Design pe_tile_new_unq1, start of the top module:
module pe_tile_new_unq1 (
clk,
config_addr,
config_data,
out_BUS16_S0_T0,
in_BUS16_S0_T0,
out_BUS16_S0_T1,
in_BUS16_S0_T1,
out_BUS16_S0_T2,
in_BUS16_S0_T2,
out_BUS16_S0_T3,
in_BUS16_S0_T3,
out_BUS16_S0_T4,
in_BUS16_S0_T4,
out_BUS16_S1_T0,
in_BUS16_S1_T0,
out_BUS16_S1_T1,
in_BUS16_S1_T1,
out_BUS16_S1_T2,
in_BUS16_S1_T2,
out_BUS16_S1_T3,
in_BUS16_S1_T3,
out_BUS16_S1_T4,
in_BUS16_S1_T4,
out_BUS16_S2_T0,
in_BUS16_S2_T0,
out_BUS16_S2_T1,
in_BUS16_S2_T1,
out_BUS16_S2_T2,
in_BUS16_S2_T2,
out_BUS16_S2_T3,
in_BUS16_S2_T3,
out_BUS16_S2_T4,
in_BUS16_S2_T4,
out_BUS16_S3_T0,
in_BUS16_S3_T0,
out_BUS16_S3_T1,
in_BUS16_S3_T1,
out_BUS16_S3_T2,
in_BUS16_S3_T2,
out_BUS16_S3_T3,
in_BUS16_S3_T3,
out_BUS16_S3_T4,
in_BUS16_S3_T4,
out_BUS1_S0_T0,
in_BUS1_S0_T0,
out_BUS1_S0_T1,
in_BUS1_S0_T1,
out_BUS1_S0_T2,
in_BUS1_S0_T2,
out_BUS1_S0_T3,
in_BUS1_S0_T3,
out_BUS1_S0_T4,
in_BUS1_S0_T4,
out_BUS1_S1_T0,
in_BUS1_S1_T0,
out_BUS1_S1_T1,
in_BUS1_S1_T1,
out_BUS1_S1_T2,
in_BUS1_S1_T2,
out_BUS1_S1_T3,
in_BUS1_S1_T3,
out_BUS1_S1_T4,
in_BUS1_S1_T4,
out_BUS1_S2_T0,
in_BUS1_S2_T0,
out_BUS1_S2_T1,
in_BUS1_S2_T1,
out_BUS1_S2_T2,
in_BUS1_S2_T2,
out_BUS1_S2_T3,
in_BUS1_S2_T3,
out_BUS1_S2_T4,
in_BUS1_S2_T4,
out_BUS1_S3_T0,
in_BUS1_S3_T0,
out_BUS1_S3_T1,
in_BUS1_S3_T1,
out_BUS1_S3_T2,
in_BUS1_S3_T2,
out_BUS1_S3_T3,
in_BUS1_S3_T3,
out_BUS1_S3_T4,
in_BUS1_S3_T4,
reset,
tile_id
);
  input clk;
  input [31:0] config_addr;
  input [31:0] config_data;
  output [15:0] out_BUS16_S0_T0;
  input [15:0] in_BUS16_S0_T0;
  output [15:0] out_BUS16_S0_T1;
  input [15:0] in_BUS16_S0_T1;
  output [15:0] out_BUS16_S0_T2;
  input [15:0] in_BUS16_S0_T2;
  output [15:0] out_BUS16_S0_T3;
  input [15:0] in_BUS16_S0_T3;
  output [15:0] out_BUS16_S0_T4;
  input [15:0] in_BUS16_S0_T4;
  output [15:0] out_BUS16_S1_T0;
  input [15:0] in_BUS16_S1_T0;
  output [15:0] out_BUS16_S1_T1;
  input [15:0] in_BUS16_S1_T1;
  output [15:0] out_BUS16_S1_T2;
  input [15:0] in_BUS16_S1_T2;
  output [15:0] out_BUS16_S1_T3;
  input [15:0] in_BUS16_S1_T3;
  output [15:0] out_BUS16_S1_T4;
  input [15:0] in_BUS16_S1_T4;
  output [15:0] out_BUS16_S2_T0;
  input [15:0] in_BUS16_S2_T0;
  ...
Size: roughly 6,400 cells after synthesis, ~550 flip-flops, about 0.051 sq mm of cells after synthesis.
clock: 20.0 ns
lec_check: 0
abc_area: 0
cap_margin: 40
cell_pad_in_sites_global_placement: 3
core_aspect_ratio: 0.86
core_margin: 4
core_utilization: 48
cts_cluster_diameter: 77
cts_cluster_size: 46
gpl_timing_driven: 0
hold_slack_margin: -0.07
max_routing_layer: met5
min_routing_layer: met2
slew_margin: 40
run.sh (not shown) runs the stock make flow with config.mk's settings and CLKGATE_MAP_FILE=.
The first run failed in 3_1_place_gp_skip_io (GPL-0301).
==> next run, changes <==
- ABC_AREA: 0 -> not set
- CAP_MARGIN: 40 -> 20
- CELL_PAD_IN_SITES_GLOBAL_PLACEMENT: 3 -> not set
- CORE_ASPECT_RATIO: 0.86 -> not set
- CORE_MARGIN: 4 -> 2
- CORE_UTILIZATION: 48 -> 40
- CTS_CLUSTER_DIAMETER: 77 -> not set
- CTS_CLUSTER_SIZE: 46 -> not set
- GPL_TIMING_DRIVEN: 0 -> not set
- HOLD_SLACK_MARGIN: -0.07 -> not set
- MAX_ROUTING_LAYER: met5 -> not set
- MIN_ROUTING_LAYER: met2 -> not set
- SLEW_MARGIN: 40 -> 20
- clock period: 20.0 -> 10.6 ns (I/O delays scaled with it)
Outcome: The changed run finished but fails on negative setup slack; synthesized area is unchanged; die area rose by 17%; synthesized cell count does not change.
==> next run, changes <==
- ABC_AREA: not set -> 0
- CELL_PAD_IN_SITES_GLOBAL_PLACEMENT: not set -> 1
- CORE_UTILIZATION: 40 -> 45
- CTS_CLUSTER_SIZE: not set -> 43
- GPL_ROUTABILITY_DRIVEN: not set -> 1
- HOLD_SLACK_MARGIN: not set -> 0.08
- MAX_ROUTING_LAYER: not set -> met5
- MIN_ROUTING_LAYER: not set -> met1
- PLACE_DENSITY_LB_ADDON: not set -> 0.25
- SETUP_SLACK_MARGIN: not set -> 2.8
Effect: The new run finished but failed the layout checks on negative setup slack; non-clock buffer count goes up by 199; global-route usage rises by 6.2 points; routed wire length is lower by 0.48%; worst setup slack improves by 0.17 ns; clock-buffer cell count came out lower by 19; synthesized cell count is unchanged; via count came out higher by 4.4%; synthesized area is unchanged; die area came out lower by 11%; utilization climbs by 11 points; sequential share of layout area decreases by 0.76 points.
==> next run, changes <==
- ABC_AREA: 0 -> not set
- CELL_PAD_IN_SITES_GLOBAL_PLACEMENT: 1 -> not set
- CORE_UTILIZATION: 45 -> 57
- CTS_CLUSTER_DIAMETER: not set -> 366
- CTS_CLUSTER_SIZE: 43 -> 99
- GPL_ROUTABILITY_DRIVEN: 1 -> not set
- HOLD_SLACK_MARGIN: 0.08 -> not set
- MAX_ROUTING_LAYER: met5 -> not set
- MIN_ROUTING_LAYER: met1 -> not set
- PLACE_DENSITY_LB_ADDON: 0.25 -> not set
- SETUP_SLACK_MARGIN: 2.8 -> not set
With this change the flow stopped in 5_1_grt; area after synthesis is unchanged; die size went down by about a fifth; synthesized cell count is unchanged.

* * *

pe_tile_new_unq1 again, from the RTL that the note above started with.
Settings: LEC_CHECK=0, CAP_MARGIN=0, CORE_MARGIN=2, CORE_UTILIZATION=70, CTS_CLUSTER_SIZE=58, HOLD_SLACK_MARGIN=-0.09, SETUP_SLACK_MARGIN=3.75, SLEW_MARGIN=20; clock period 14.6 ns.
The first run did not get past 4_1_cts.
==> next run, changes <==
Settings changed: CAP_MARGIN 0 to 20, CORE_UTILIZATION 70 to 69, CTS_CLUSTER_DIAMETER set to 381, HOLD_SLACK_MARGIN -0.09 to 0.29.
With this change the flow aborted during 5_1_grt, error GRT-0116.
Die size went up by 1.4%.
Area after synthesis does not change.
Synthesized cell count is unchanged.
==> next run, changes <==
Settings changed: CORE_UTILIZATION 69 to 40, CTS_CLUSTER_DIAMETER 381 to unset, CTS_CLUSTER_SIZE 58 to unset, HOLD_SLACK_MARGIN 0.29 to unset, SETUP_SLACK_MARGIN 3.75 to unset.
Clock period 14.6 ns to 20.0 ns, I/O delays scaled along.
=> This time the run passed the timing, DRC and antenna checks; synthesized cell count is unchanged; die area came out higher by well over a third; area after synthesis stays the same.
==> next run, changes <==
Settings changed: ABC_AREA set to 1, CAP_MARGIN 20 to 0, CELL_PAD_IN_SITES_GLOBAL_PLACEMENT set to 3, CORE_ASPECT_RATIO set to 0.86, CORE_MARGIN 2 to 4, CORE_UTILIZATION 40 to 48, CTS_CLUSTER_DIAMETER set to 77, CTS_CLUSTER_SIZE set to 46, GPL_TIMING_DRIVEN set to 0, HOLD_SLACK_MARGIN set to -0.07, MAX_ROUTING_LAYER set to met5, MIN_ROUTING_LAYER set to met2, SLEW_MARGIN 20 to 25.
Now the flow never finished: it broke off in 3_1_place_gp_skip_io.
Synthesized area came out lower by about 3%.
Die size came out lower by 17%.
Synthesized cell count came out higher by about 20%.
==> next run, changes <==
Settings changed: ABC_AREA 1 to unset, CAP_MARGIN 0 to 20, CELL_PAD_IN_SITES_GLOBAL_PLACEMENT 3 to unset, CORE_ASPECT_RATIO 0.86 to unset, CORE_MARGIN 4 to 2, CORE_UTILIZATION 48 to 58, CTS_CLUSTER_DIAMETER 77 to unset, CTS_CLUSTER_SIZE 46 to unset, GPL_TIMING_DRIVEN 0 to unset, HOLD_SLACK_MARGIN -0.07 to unset, MAX_ROUTING_LAYER met5 to unset, MIN_ROUTING_LAYER met2 to unset, SLEW_MARGIN 25 to 20.
Clock period 20.0 ns to 10.6 ns, I/O delays scaled along.
Result:
- With this change the flow did not get past 5_1_grt
- die area is lower by 17%
- synthesized cell count is lower by 17%
- synthesized area is higher by 3.0%
==> next run, changes <==
Settings changed: ABC_AREA set to 0, CELL_PAD_IN_SITES_GLOBAL_PLACEMENT set to 1, CORE_UTILIZATION 58 to 50, CTS_CLUSTER_SIZE set to 43, GPL_ROUTABILITY_DRIVEN set to 1, HOLD_SLACK_MARGIN set to 0.29, MAX_ROUTING_LAYER set to met5, MIN_ROUTING_LAYER set to met1, PLACE_DENSITY set to 0.43, SETUP_SLACK_MARGIN set to 2.8.
=> With this change the flow completed and failed the layout checks on negative setup slack. Die area grows by 16%. Synthesized cell count is unchanged. Area after synthesis does not change.

* * *

pe_tile_new_unq1 again, from the RTL that the note above started with.
make LEC_CHECK=0 ABC_AREA=0 CAP_MARGIN=20 CELL_PAD_IN_SITES_GLOBAL_PLACEMENT=0 CORE_MARGIN=2 CORE_UTILIZATION=69 CTS_CLUSTER_SIZE=43 GPL_ROUTABILITY_DRIVEN=1 HOLD_SLACK_MARGIN=0.08 MAX_ROUTING_LAYER=met5 MIN_ROUTING_LAYER=met1 SETUP_SLACK_MARGIN=-1.34 SLEW_MARGIN=20 TNS_END_PERCENT=95 finish   # period 16.5 ns
The first run stopped in 5_1_grt.
Change:
--- a/flow/config.mk
+++ b/flow/config.mk
@@ -8,7 +8,7 @@
 export ABC_AREA = 0
 export CAP_MARGIN = 20
-export CELL_PAD_IN_SITES_GLOBAL_PLACEMENT = 0
+export CELL_PAD_IN_SITES_GLOBAL_PLACEMENT = 1
 export CORE_MARGIN = 2
-export CORE_UTILIZATION = 69
+export CORE_UTILIZATION = 64
 export CTS_CLUSTER_SIZE = 43
 export GPL_ROUTABILITY_DRIVEN = 1
@@ -16,5 +16,5 @@
 export MAX_ROUTING_LAYER = met5
 export MIN_ROUTING_LAYER = met1
-export SETUP_SLACK_MARGIN = -1.34
+export SETUP_SLACK_MARGIN = 4.3
 export SLEW_MARGIN = 20
-export TNS_END_PERCENT = 95
+export TNS_END_PERCENT = 90
==> flow/constraint.sdc (replaced) <==
create_clock -name core_clock -period 19.0 [get_ports {clk}]
set_input_delay 3.8000 -clock core_clock [delete_from_list [all_inputs] [get_ports {clk}]]
set_output_delay 3.8000 -clock core_clock [all_outputs]
set_load 0.01 [all_outputs]
Effect: The new run died in 3_3_place_gp. Die area increases by 7.7%. Synthesized cell count does not change. Area after synthesis is unchanged.
Change:
==> flow/config.mk (replaced) <==
export PLATFORM = sky130hd
export DESIGN_NAME = pe_tile_new_unq1
export DESIGN_NICKNAME = pe_tile_new_unq1
export VERILOG_FILES = /design/flow/design.v
export SDC_FILE = /design/flow/constraint.sdc
export NUM_CORES = 4
export LEC_CHECK = 0
export CAP_MARGIN = 20
export CORE_MARGIN = 2
export CORE_UTILIZATION = 40
export SETUP_SLACK_MARGIN = 0.03
export SLEW_MARGIN = 20
Outcome: The changed run finished with timing, DRC and antenna clean. Area after synthesis stays the same. Die area rose by well over a third. Synthesized cell count is unchanged.
Change:
--- a/flow/config.mk
+++ b/flow/config.mk
@@ -8,5 +8,5 @@
 export CAP_MARGIN = 20
 export CORE_MARGIN = 2
-export CORE_UTILIZATION = 40
-export SETUP_SLACK_MARGIN = 0.03
+export CORE_UTILIZATION = 68
+export CTS_CLUSTER_SIZE = 58
 export SLEW_MARGIN = 20
==> flow/constraint.sdc (replaced) <==
create_clock -name core_clock -period 14.6 [get_ports {clk}]
set_input_delay 2.9200 -clock core_clock [delete_from_list [all_inputs] [get_ports {clk}]]
set_output_delay 2.9200 -clock core_clock [all_outputs]
set_load 0.01 [all_outputs]
Now the flow stopped in 5_1_grt with GRT-0232. Synthesized cell count is unchanged. Die size came out lower by 41%. Area after synthesis is unchanged.

* * *

build 88:
pe_tile_new_unq1 again, from the RTL that the note above started with.
Design pe_tile_new_unq1, start of the top module:
module pe_tile_new_unq1 (
clk,
config_addr,
config_data,
out_BUS16_S0_T0,
in_BUS16_S0_T0,
out_BUS16_S0_T1,
in_BUS16_S0_T1,
out_BUS16_S0_T2,
in_BUS16_S0_T2,
out_BUS16_S0_T3,
in_BUS16_S0_T3,
out_BUS16_S0_T4,
in_BUS16_S0_T4,
out_BUS16_S1_T0,
in_BUS16_S1_T0,
out_BUS16_S1_T1,
in_BUS16_S1_T1,
out_BUS16_S1_T2,
in_BUS16_S1_T2,
out_BUS16_S1_T3,
in_BUS16_S1_T3,
out_BUS16_S1_T4,
in_BUS16_S1_T4,
out_BUS16_S2_T0,
in_BUS16_S2_T0,
out_BUS16_S2_T1,
in_BUS16_S2_T1,
out_BUS16_S2_T2,
in_BUS16_S2_T2,
out_BUS16_S2_T3,
in_BUS16_S2_T3,
out_BUS16_S2_T4,
in_BUS16_S2_T4,
out_BUS16_S3_T0,
in_BUS16_S3_T0,
out_BUS16_S3_T1,
in_BUS16_S3_T1,
out_BUS16_S3_T2,
in_BUS16_S3_T2,
out_BUS16_S3_T3,
in_BUS16_S3_T3,
out_BUS16_S3_T4,
in_BUS16_S3_T4,
out_BUS1_S0_T0,
in_BUS1_S0_T0,
out_BUS1_S0_T1,
in_BUS1_S0_T1,
out_BUS1_S0_T2,
in_BUS1_S0_T2,
out_BUS1_S0_T3,
in_BUS1_S0_T3,
out_BUS1_S0_T4,
in_BUS1_S0_T4,
out_BUS1_S1_T0,
in_BUS1_S1_T0,
out_BUS1_S1_T1,
in_BUS1_S1_T1,
out_BUS1_S1_T2,
in_BUS1_S1_T2,
out_BUS1_S1_T3,
in_BUS1_S1_T3,
out_BUS1_S1_T4,
in_BUS1_S1_T4,
out_BUS1_S2_T0,
in_BUS1_S2_T0,
out_BUS1_S2_T1,
in_BUS1_S2_T1,
out_BUS1_S2_T2,
in_BUS1_S2_T2,
out_BUS1_S2_T3,
in_BUS1_S2_T3,
out_BUS1_S2_T4,
in_BUS1_S2_T4,
out_BUS1_S3_T0,
in_BUS1_S3_T0,
out_BUS1_S3_T1,
in_BUS1_S3_T1,
out_BUS1_S3_T2,
in_BUS1_S3_T2,
out_BUS1_S3_T3,
in_BUS1_S3_T3,
out_BUS1_S3_T4,
in_BUS1_S3_T4,
reset,
tile_id
);
clock: 14.0 ns
lec_check: 0
abc_area: 1
cap_margin: 20
core_margin: 2
core_utilization: 72
cts_cluster_diameter: 174
cts_cluster_size: 97
setup_slack_margin: -0.85
slew_margin: 20
tns_end_percent: 20
Run status, build 88: aborted in global routing, error GRT-0116
### build 88 -> build 32
# build 88
export LEC_CHECK = 0
export ABC_AREA = 1
export CAP_MARGIN = 20
export CORE_MARGIN = 2
export CORE_UTILIZATION = 72
export CTS_CLUSTER_DIAMETER = 174
export CTS_CLUSTER_SIZE = 97
export SETUP_SLACK_MARGIN = -0.85
export SLEW_MARGIN = 20
export TNS_END_PERCENT = 20
create_clock -name core_clock -period 14.0 [get_ports {clk}]
# build 32
export LEC_CHECK = 0
export CAP_MARGIN = 20
export CORE_MARGIN = 2
export CORE_UTILIZATION = 31
export SLEW_MARGIN = 20
create_clock -name core_clock -period 24.9 [get_ports {clk}]
==> comparison <==
Both conditions hold for build 32: the flow ran to the end and the final layout passed the timing, DRC and antenna checks. Build 88 did not finish; a tool error ended it in global routing. Relative to build 88, the summed standard-cell area reported by yosys of build 32 is higher by about 3%. Placed instance count of build 32 falls short of that of build 88 by a few percent. Looking at post-synthesis xor/xnor area fraction, build 32 sits 0.16 points above build 88.
Here is what was changed in the inputs of build 75 compared with build 32.
# build 32
export LEC_CHECK = 0
export CAP_MARGIN = 20
export CORE_MARGIN = 2
export CORE_UTILIZATION = 31
export SLEW_MARGIN = 20
create_clock -name core_clock -period 24.9 [get_ports {clk}]
# build 75
export LEC_CHECK = 0
export CAP_MARGIN = 20
export CORE_MARGIN = 2
export CORE_UTILIZATION = 31
export SLEW_MARGIN = 20
create_clock -name core_clock -period 19.0 [get_ports {clk}]
## What came out
As far as count of endpoints failing hold in the final timing report goes, build 32 and build 75 are indistinguishable; the numbers are identical.
As of build 75, combinational logic power had risen by more than a quarter compared to build 32.
What build 32 reported for total power has to be multiplied by 1.3 to get the figure for build 75.
Per the comparison of build 75 with build 32, final routed wire length divided by cell count dropped about 3.3%, share of the final layout cell area in sequential cells barely changed, smallest setup slack after layout dropped 2580 ps.
[compare] base=build 32 new=build 75: via count increased about 1.3%; yosys synthesis chip area roughly the same; combined flip-flop and latch cell area was more or less identical.
Of build 32 and build 75, build 32 shows the lower non-clock buffer count, with build 75 above it.
No activity file was given, so power comes from the tool's default toggle rates.
